## build 84
// axi_stream_insert_header
module axi_stream_insert_header #(
    parameter DATA_WD = 32,
    parameter DATA_BYTE_WD = DATA_WD / 8,
    parameter BYTE_CNT_WD = $clog2(DATA_BYTE_WD)
) (
    input clk,
    input rst_n,
    input valid_in,
    input [DATA_WD-1 : 0] data_in,
    input [DATA_BYTE_WD-1 : 0] keep_in,
    input last_in,
    output ready_in,
    output valid_out,
    output [DATA_WD-1 : 0] data_out,
    output [DATA_BYTE_WD-1 : 0] keep_out,
    output last_out,
    input ready_out,
    input valid_insert,
    input [DATA_WD-1 : 0] header_insert,
    input [DATA_BYTE_WD-1 : 0] keep_insert,
    input [BYTE_CNT_WD : 0] byte_insert_cnt,
    output ready_insert
);
Size: about 1300 cells after synthesis, ~200 flip-flops, roughly 120 I/O pins.
clock: 5.5 ns
lec_check: 0
cap_margin: 20
core_aspect_ratio: 0.5
core_margin: 2
core_utilization: 25
cts_cluster_diameter: 338
cts_cluster_size: 100
place_density: 0.89
slew_margin: 20
tns_end_percent: 20
run.sh (not shown) runs the stock make flow with config.mk's settings and CLKGATE_MAP_FILE=.
Inputs modified between build 84 and build 30:
- putting CELL_PAD_IN_SITES_DETAIL_PLACEMENT at 1 where nothing was set
- swapping 20 for 40 in SLEW_MARGIN
- clearing CORE_ASPECT_RATIO, which used to be 0.5
- swapping 0.89 for 0.93 in PLACE_DENSITY
- swapping 20 for 10 in TNS_END_PERCENT
- clearing CTS_CLUSTER_SIZE, which used to be 100
- swapping 25 for 40 in CORE_UTILIZATION
- swapping 338 for 376 in CTS_CLUSTER_DIAMETER
- swapping 20 for 5 in CAP_MARGIN
- putting CELL_PAD_IN_SITES_GLOBAL_PLACEMENT at 1 where nothing was set
- putting HOLD_SLACK_MARGIN at 0.12 where nothing was set
- putting MAX_ROUTING_LAYER at met4 where nothing was set
==> comparison <==
- Fraction of synthesized area in multiplexers: build 30 vs build 84 identical
- Taking build 84 as the reference, in build 30 hold slack went up 0.0033 ns; reg-to-reg setup timing slack now smaller; combinational cell fraction of total power now larger; cell area after layout dropped about 1.4%.
- Wire length of the first global-routing pass: build 30 and build 84 compared, higher one is build 30
- Re number of cells on the critical path: no difference whatsoever between build 84 and build 30.
- Non-clock buffer count went up slightly going from build 84 to build 30.
Here is what was changed in the inputs of build 40 compared with build 30.
- putting GPL_ROUTABILITY_DRIVEN at 0 where nothing was set
- swapping 5 for 25 in CAP_MARGIN
- swapping 1 for 3 in CELL_PAD_IN_SITES_GLOBAL_PLACEMENT
- putting CTS_CLUSTER_SIZE at 32 where nothing was set
- swapping 40 for 5 in SLEW_MARGIN
- swapping met4 for met5 in MAX_ROUTING_LAYER
- putting SETUP_SLACK_MARGIN at -0.2 where nothing was set
- putting ABC_AREA at 1 where nothing was set
- clearing PLACE_DENSITY, which used to be 0.93
- putting PLACE_DENSITY_LB_ADDON at 0.27 where nothing was set
- putting GPL_TIMING_DRIVEN at 1 where nothing was set
Notes after the runs:
Row area fraction in and, or, nand and nor cells after synthesis: build 40 higher / build 30 lower
In the reports for build 30 and build 40, the larger synthesized area per cell belongs to build 30.
The die used by build 40 is larger than the one used by build 30.
Delta (build 40 minus build 30): area after synthesis has increased; Yosys chip area higher; share of the core filled by cells before placement shrank by 0.49 points; yosys cell count went up by 461.
[build 40] post-synthesis share of cell area spent on and-or and or-and gates fell 9.1 points relative to build 30
The flow ran to completion for all of build 30 and build 40 but build 40, which stopped partway.
Build 40 did not finish; the tool stopped in 3_3_place_gp with error FLW-0024.
On adder and majority gate portion of the synthesized area, the higher figure sits with build 30, not build 40.
Compared with build 30, build 40 shows a cell row count that is 4.9% higher.
Build 40 vs build 30, count of different cell masters after synthesis went down by 26.
## Diff of input files: build 25 against build 40
- PLACE_DENSITY now 0.6, previously not set
- CELL_PAD_IN_SITES_GLOBAL_PLACEMENT no longer set, was 3
- SETUP_SLACK_MARGIN no longer set, was -0.2
- ABC_AREA no longer set, was 1
- CORE_UTILIZATION now 51, was 40
- HOLD_SLACK_MARGIN no longer set, was 0.12
- CAP_MARGIN now 20, was 25
- SLEW_MARGIN now 20, was 5
- CTS_CLUSTER_DIAMETER now 338, was 376
- TNS_END_PERCENT no longer set, was 10
- GPL_TIMING_DRIVEN no longer set, was 1
- PLACE_DENSITY_LB_ADDON no longer set, was 0.27
- GPL_ROUTABILITY_DRIVEN no longer set, was 0
- CELL_PAD_IN_SITES_DETAIL_PLACEMENT no longer set, was 1
- MAX_ROUTING_LAYER no longer set, was met5
- CTS_CLUSTER_SIZE now 100, was 32
==> comparison <==
Build 25: PASS, flow complete, no timing, DRC or antenna violations. No final results exist for build 40, since it was stopped by error FLW-0024 during 3_3_place_gp. From build 40 to build 25 the numbers moved as follows: die boundary height went down 26 µm; count of flip-flops with a built-in enable after synthesis held; placeable core region went down 28%. Delta (build 25 minus build 40): synthesized cell count lower; area of the mapped netlist lower.
Modified inputs, build 92 compared to build 25
- setting CELL_PAD_IN_SITES_GLOBAL_PLACEMENT to 1 for the first time
- changing CORE_UTILIZATION from 51 to 40
- changing CTS_CLUSTER_DIAMETER from 338 to 376
- changing CAP_MARGIN from 20 to 5
- setting MAX_ROUTING_LAYER to met4 for the first time
- setting CELL_PAD_IN_SITES_DETAIL_PLACEMENT to 1 for the first time
- removing CTS_CLUSTER_SIZE (formerly 100)
- setting HOLD_SLACK_MARGIN to 0.12 for the first time
- removing PLACE_DENSITY (formerly 0.6)
## What came out
- Result: PASS for each of build 92 and build 25
- [diff] worst-case hold slack, build 92 relative to build 25: improvement
- | sequential power | build 92 vs build 25 | ≈ equal |
- Wire length of the first global-routing pass: build 92 > build 25
- Build 92 packs its core looser than build 25.
Power is estimated from default activity; no workload was simulated.
